==> inputs of v37 <==
// UART
module UART
#(
    parameter [ 2:0] WAIT_ACTI      = 3'b001,
    parameter [ 2:0] SEND_CHAR      = 3'b010,
    parameter [ 2:0] RDY            = 3'b011,
    parameter [ 2:0] WAIT_RDY       = 3'b100,
    parameter [ 3:0] BTN_STR_LEN    = 4'd8,
    parameter [ 1:0] PARROT_STR_LEN = 2'd3,
    parameter        BTN            = 1'b0,
    parameter        PARROT         = 1'b1,
    parameter [13:0] BAUD_TMR_MAX   = 14'd15  
)
(
    input  wire CLK,        
    input  wire rst,        
    input  wire btn_0,      
    output wire UART_TX,    
    input  wire UART_RX     
);
export LEC_CHECK = 0
export CAP_MARGIN = 20
export CORE_ASPECT_RATIO = 0.71
export CORE_MARGIN = 2
export CORE_UTILIZATION = 72
export CTS_CLUSTER_DIAMETER = 103
export PLACE_DENSITY_LB_ADDON = 0.01
export SLEW_MARGIN = 20
create_clock -name core_clock -period 2.77 [get_ports {CLK}]
run.sh (not shown) runs the stock make flow with config.mk's settings and CLKGATE_MAP_FILE=.
==> inputs of v21, as changes to v37 <==
Settings changed: CAP_MARGIN 20 to 10, CORE_ASPECT_RATIO 0.71 to 0.56, CORE_MARGIN 2 to 3, CORE_UTILIZATION 72 to 50, CTS_CLUSTER_DIAMETER 103 to 50, CTS_CLUSTER_SIZE set to 18, PLACE_DENSITY_LB_ADDON 0.01 to not set, SLEW_MARGIN 20 to 10.
==> flow/constraint.sdc (replaced) <==
create_clock -name core_clock -period 4.25 [get_ports {CLK}]
set_input_delay 0.8500 -clock core_clock [delete_from_list [all_inputs] [get_ports {CLK}]]
set_output_delay 0.8500 -clock core_clock [all_outputs]
set_load 0.01 [all_outputs]
==> results <==
| metric | v37 | v21 |
|---|---|---|
| Synth-to-layout area growth | 17.6% | 9.89% |
| Worst vdd rail ir drop | 988 uV | 313 uV |
| Combinational Power | 18.6 mW | 9.40 mW |
| Status | failed layout checks | timing/DRC/antenna clean |
| Layout check failures | setup timing | - |
| Iteration tally of the first detailed-router pass | 12 | 8 |
| Arrival time of data at the critical path endpoint | 3.78 ns | 4.56 ns |
| Global-route wire length before repair | 343 mm | 328 mm |
| GPL Wtd Cong | 0.962 | 0.899 |
| Met1 routing resource usage after global routing | 0.580 | 0.445 |
| Y dimension of the die | 293 microns | 314 microns |
| GRT busiest layer | met2 | met1 |
| Number of clock buffer instances in the layout | 222 | 189 |
| Path category of the worst min-delay check | in -> reg | reg -> reg |
| Combined flip-flop and latch cell area | 0.0639 sq mm | 0.0639 sq mm |
| Setup Buffers After CTS | 41 | 0 |

---

==> job 7897: inputs <==
==> flow/design.v <==
module UART_TX_CTRL
#(
    parameter [ 1:0] RDY       = 2'b01,
    parameter [ 1:0] LOAD      = 2'b10,
    parameter [ 1:0] SEND      = 2'b11,
    parameter [ 3:0] IDX_MAX   = 10,
    parameter [13:0] TMR_MAX   = 14'b10100010110000  
)
(
    input  wire       CLK,
    input  wire       rst,
    input  wire       send,
    input  wire [7:0] send_data,
    output wire       ready,
    output wire       UART_TX
);
reg         tx_bit;
reg  [ 1:0] tx_state;
reg  [ 9:0] tx_data;
reg  [ 3:0] index;
reg  [13:0] tx_tmr;
wire        bit_done;
always @(posedge CLK) begin : state_transition
    if (rst)
        tx_state <= RDY;
    else
    case (tx_state)
        RDY:
            if (send)
                tx_state <= LOAD;
        LOAD:
            tx_state <= SEND;
        SEND:
            if (bit_done) begin
                if (index == IDX_MAX)
                    tx_state <= RDY;
                else
                    tx_state <= LOAD;
            end
        default:  
            tx_state <= RDY;
    endcase
end
always @(posedge CLK) begin : timing
    if (rst || tx_state == RDY) begin
        tx_tmr <= 14'd0;
    end
    else begin
        if (bit_done)
            tx_tmr <= 14'd0;
        else
            tx_tmr <= tx_tmr + 1;
    end
end
always @(posedge CLK) begin : increment_index
    if (rst || tx_state == RDY)
        index <= 0;
    else if (tx_state == LOAD)
        index <= index + 1;
end
always @(posedge CLK) begin : data_latch
    if (send)
        tx_data <= {1'b1, send_data, 1'b0};
end
always @(posedge CLK) begin : bit0
    if (rst || tx_state == RDY)
        tx_bit <= 1'b1;
    else if (tx_state == LOAD)
        tx_bit <= tx_data[index];
end
assign bit_done = (tx_tmr == TMR_MAX)? 1 : 0;
assign UART_TX   = tx_bit;
assign ready     = (tx_state == RDY)? 1 : 0;
endmodule
module UART_RX_CTRL
#(
    parameter [ 2:0] WAIT_START  = 3'b001,
    parameter [ 2:0] STORE_START = 3'b010,
    parameter [ 2:0] STORE_DATA  = 3'b011,
    parameter [ 2:0] STORE_STOP  = 3'b100,
    parameter [ 2:0] STORE_LAST  = 3'b101,
    parameter [13:0] TMR_MAX     = 14'b10100010110000  
)(
    input  wire        CLK,
    input  wire        rst,
    input  wire        UART_RX,
    output reg  [ 7:0] recv_data,
    output wire        vald_data
);
reg  [ 2:0] rx_reg;
reg  [ 2:0] rx_state;
reg  [13:0] rx_tmr;
reg  [ 2:0] bit_count;
wire        sample_point;
wire        startbit_detected;
always @(posedge CLK) begin : rx_latch_n_shift
    if (rst)
        rx_reg <= 3'd0;
    else
        rx_reg <= {rx_reg[1:0], UART_RX};
end
function set_startbit_detected;
    input state, rx2, rx1;
    begin
        if (state==WAIT_START && rx2==1'b1 && rx1==1'b0)
            set_startbit_detected = 1'b1;
        else
            set_startbit_detected = 1'b0;
    end
endfunction
assign startbit_detected = set_startbit_detected(
                            rx_state,
                            rx_reg[2],
                            rx_reg[1]
                        );
always @(posedge CLK) begin : rx_timer
    if (rst) begin
        rx_tmr <= 14'd0;
    end
    else if (startbit_detected == 1'b1) begin
        rx_tmr <= 14'd0;
    end
    else begin
        if (rx_tmr == TMR_MAX)
            rx_tmr <= 14'd0;
        else
            rx_tmr <= rx_tmr + 14'd1;
    end
end
assign sample_point = (rx_tmr == 14'd0)? 1'b1 : 1'b0;
always @(posedge CLK) begin : state_transition_n_bit_count
    if (rst) begin
        rx_state  <= WAIT_START;
        bit_count <= 3'd0;
    end
    else
    case (rx_state)
        WAIT_START:
            if (startbit_detected == 1'b1) begin
                rx_state <= STORE_START;
                bit_count <= 3'd0;
            end
        STORE_START:
            if (sample_point == 1'b1) begin
                if (rx_reg[1] == 1'b0)
                    rx_state <= STORE_DATA;
                else  
                    rx_state <= WAIT_START;
            end
        STORE_DATA:
            if (sample_point == 1'b1) begin
                recv_data <= {rx_reg[1], recv_data[7:1]};
                if (bit_count == 3'd7)
                    rx_state <= STORE_STOP;
                else
                    bit_count <= bit_count + 3'd1;
            end
        STORE_STOP:
            if (sample_point == 1'b1) begin
                if (rx_reg[1] == 1'b1)
                    rx_state <= STORE_LAST;
                else  
                    rx_state <= WAIT_START;
            end
        STORE_LAST:
            rx_state <= WAIT_START;
        default:  
            rx_state <= WAIT_START;
    endcase
end
assign vald_data = (rx_state == STORE_LAST)? 1'b1 : 1'b0;
endmodule
module FIFO
#(
    parameter ADDR_WIDTH = 8,
    parameter DATA_WIDTH = 8
)
(
    input  wire                  CLK,
    input  wire                  rst,
    input  wire                  w_enable,
    input  wire                  r_enable,
    input  wire [DATA_WIDTH-1:0] w_data,
    output reg  [DATA_WIDTH-1:0] r_data,
    output reg  [ADDR_WIDTH:0]   count
);
reg [ADDR_WIDTH-1:0] w_addr;
reg [ADDR_WIDTH-1:0] r_addr;
reg [DATA_WIDTH-1:0] ram [2**ADDR_WIDTH-1:0];
always @(posedge CLK) begin : dpm
    if (w_enable)
        ram[w_addr] <= w_data;
    if (rst)
        r_data      <= 0;
    else if (r_enable)
        r_data      <= ram[r_addr];
end
always @(posedge CLK) begin : addr
    if (rst) begin
        w_addr <= 0;
        r_addr <= 0;
    end
    else begin
        if (w_enable)
            w_addr <= w_addr + 1'b1;
        if (r_enable)
            r_addr <= r_addr + 1'b1;
    end
end
always @(posedge CLK) begin : count_data
    if (rst)
        count <= 0;
    else
    case ({w_enable, r_enable})
        2'b00: count <= count;
        2'b01: count <= count - 1'b1;
        2'b10: count <= count + 1'b1;
        2'b11: count <= count;
    endcase
end
endmodule
module UART
#(
    parameter [ 2:0] WAIT_ACTI      = 3'b001,
    parameter [ 2:0] SEND_CHAR      = 3'b010,
    parameter [ 2:0] RDY            = 3'b011,
    parameter [ 2:0] WAIT_RDY       = 3'b100,
    parameter [ 3:0] BTN_STR_LEN    = 4'd8,
    parameter [ 1:0] PARROT_STR_LEN = 2'd3,
    parameter        BTN            = 1'b0,
    parameter        PARROT         = 1'b1,
    parameter [13:0] BAUD_TMR_MAX   = 14'd15  
)
(
    input  wire CLK,        
    input  wire rst,        
    input  wire btn_0,      
    output wire UART_TX,    
    input  wire UART_RX     
);
reg  [ 2:0] uart_state;
wire [ 7:0] btn_str        [ 7:0];
reg  [ 3:0] str_idx;
reg         send_mode;
reg         send_char;
wire        send;
reg  [ 7:0] send_data;
wire        ready;
assign send = send_char;
wire [ 7:0] recv_data;
wire        vald_data;
wire        w_enable;
wire        r_enable;
wire [ 7:0] r_data;
wire [ 8:0] count;
assign btn_str[0] = 8'h02;  
assign btn_str[1] = 8'h41;  
assign btn_str[2] = 8'h52;  
assign btn_str[3] = 8'h54;  
assign btn_str[4] = 8'h59;  
assign btn_str[5] = 8'h0D;  
assign btn_str[6] = 8'h0A;  
assign btn_str[7] = 8'h03;  
UART_TX_CTRL #(.TMR_MAX(BAUD_TMR_MAX)) uart_tx_ctrl (
    CLK,
    rst,
    send,
    send_data,
    ready,
    UART_TX
);
UART_RX_CTRL #(.TMR_MAX(BAUD_TMR_MAX)) uart_rx_ctrl (
    CLK,
    rst,
    UART_RX,
    recv_data,
    vald_data
);
assign w_enable = (vald_data == 1'b1 && count < 2**8);
assign r_enable = (count > 0 && uart_state == WAIT_ACTI)? 1 : 0;
FIFO fifo (
    CLK,
    rst,
    w_enable,
    r_enable,
    recv_data,  
    r_data,
    count
);
always @(posedge CLK) begin : state_transition
    if (rst) begin
        uart_state <= WAIT_ACTI;
        send_mode  <= BTN;
    end
    else
    case (uart_state)
        WAIT_ACTI:
            if (r_enable) begin
                uart_state <= SEND_CHAR;
                send_mode  <= PARROT;
            end
            else if (btn_0 == 1'b1) begin
                uart_state <= SEND_CHAR;
                send_mode  <= BTN;
            end
        SEND_CHAR:
            uart_state <= RDY;
        RDY:
            uart_state <= WAIT_RDY;
        WAIT_RDY:
            if (ready == 1'b1) begin
                case (send_mode)
                    PARROT: begin
                        uart_state <= WAIT_ACTI;
                    end
                    BTN: begin
                        if (str_idx == BTN_STR_LEN)
                            uart_state <= WAIT_ACTI;
                        else
                            uart_state <= SEND_CHAR;
                    end
                endcase
            end
        default:  
            uart_state <= WAIT_ACTI;
    endcase
end
always @(posedge CLK) begin : inc_idx
    if (rst || uart_state == WAIT_ACTI)
        str_idx <= 0;
    else if (uart_state == SEND_CHAR)
        str_idx <= str_idx + 1;
end
always @(posedge CLK) begin : char_load
    if (rst) begin
        send_char <= 1'b0;
        send_data <= 0;
    end
    else if (uart_state == SEND_CHAR) begin
        send_char <= 1'b1;
        if (send_mode == PARROT)
            send_data <= r_data;
        else if (send_mode == BTN)
            send_data <= btn_str[str_idx[2:0]];
    end
    else begin
        send_char <= 1'b0;
    end
end
endmodule
==> flow/run.sh <==
#!/bin/bash
# the make line also repeats each setting of config.mk as NAME=value (left out here)
make -C /OpenROAD-flow-scripts/flow DESIGN_CONFIG=/design/flow/config.mk WORK_HOME=/design/flow/orfs CLKGATE_MAP_FILE= finish
==> flow/config.mk <==
export PLATFORM = sky130hd
export DESIGN_NAME = UART
export DESIGN_NICKNAME = UART
export VERILOG_FILES = /design/flow/design.v
export SDC_FILE = /design/flow/constraint.sdc
export NUM_CORES = 4
export LEC_CHECK = 0
export CAP_MARGIN = 20
export CORE_MARGIN = 2
export CORE_UTILIZATION = 40
export SLEW_MARGIN = 20
==> flow/constraint.sdc <==
create_clock -name core_clock -period 10.0 [get_ports {CLK}]
set_input_delay 2.0000 -clock core_clock [delete_from_list [all_inputs] [get_ports {CLK}]]
set_output_delay 2.0000 -clock core_clock [all_outputs]
set_load 0.01 [all_outputs]
==> job 6405: changes against job 7897 <==
- CORE_UTILIZATION: 40 -> 72
- CTS_CLUSTER_DIAMETER: default -> 103
- CTS_CLUSTER_SIZE: default -> 19
- PLACE_DENSITY_LB_ADDON: default -> 0.01
- SETUP_SLACK_MARGIN: default -> -0.19
==> flow/constraint.sdc (replaced) <==
create_clock -name core_clock -period 2.59 [get_ports {CLK}]
set_input_delay 0.5180 -clock core_clock [delete_from_list [all_inputs] [get_ports {CLK}]]
set_output_delay 0.5180 -clock core_clock [all_outputs]
set_load 0.01 [all_outputs]
==> job 5839: changes against job 7897 <==
- CORE_UTILIZATION: 40 -> 70
- CTS_CLUSTER_SIZE: default -> 35
- MAX_ROUTING_LAYER: default -> met4
==> flow/constraint.sdc (replaced) <==
create_clock -name core_clock -period 6.44 [get_ports {CLK}]
set_input_delay 1.2880 -clock core_clock [delete_from_list [all_inputs] [get_ports {CLK}]]
set_output_delay 1.2880 -clock core_clock [all_outputs]
set_load 0.01 [all_outputs]
==> job 4302: changes against job 7897 <==
- CELL_PAD_IN_SITES_DETAIL_PLACEMENT: default -> 0
- CORE_ASPECT_RATIO: default -> 1.71
- CORE_UTILIZATION: 40 -> 15
- CTS_CLUSTER_SIZE: default -> 86
- MAX_ROUTING_LAYER: default -> met5
- MIN_ROUTING_LAYER: default -> met1
- PLACE_DENSITY_LB_ADDON: default -> 0.13
- SETUP_SLACK_MARGIN: default -> -0.0
- TNS_END_PERCENT: default -> 65
==> flow/constraint.sdc (replaced) <==
create_clock -name core_clock -period 2.64 [get_ports {CLK}]
set_input_delay 0.5280 -clock core_clock [delete_from_list [all_inputs] [get_ports {CLK}]]
set_output_delay 0.5280 -clock core_clock [all_outputs]
set_load 0.01 [all_outputs]
==> results_dict.tcl <==
# metrics dict for downstream scripts
set metrics [dict create \
    setup_viol 10 \
    path_depth 12 \
    max_slew.worst_pin.slew_ns 1.03 \
    outcome "failed layout checks" \
    finalWorstSetupSlack_ns -0.449 \
    check.faults "negative setup slack" \
]
# the run above: job 4302

==> results_dict.tcl <==
# metrics dict for downstream scripts
set metrics [dict create \
    finalWorstSetupSlack_ns -0.410 \
    use_met3_pct 9.65 \
    path_depth 9 \
    reg2reg_depth 9 \
    setup_viol 17 \
    whs_ns 0.255 \
    check.faults "negative setup slack" \
    outcome "failed layout checks" \
]
# the run above: job 6405

==> results_dict.tcl <==
# metrics dict for downstream scripts
set metrics [dict create \
    grt_usage_pct 20.2 \
    max_slew.worst_pin.slew_ns 1.33 \
    setup_viol 0 \
    finalWorstSetupSlack_ns 5.38 \
    outcome "timing/DRC/antenna clean" \
    hold_end "uart_tx_ctrl.tx_data[2]" \
    drc_errors 0 \
]
# the run above: job 7897

==> results_dict.tcl <==
# metrics dict for downstream scripts
set metrics [dict create \
    finalWorstSetupSlack_ns 1.87 \
    grt_pass1_wl_um 306000 \
    outcome "timing/DRC/antenna clean" \
    max_slew.worst_pin.slew_ns 1.21 \
    ios 5 \
    largest_class "registers" \
    setup_viol 0 \
]
# the run above: job 5839

Power figures rest on the tool's default switching activity, not on a simulated workload.
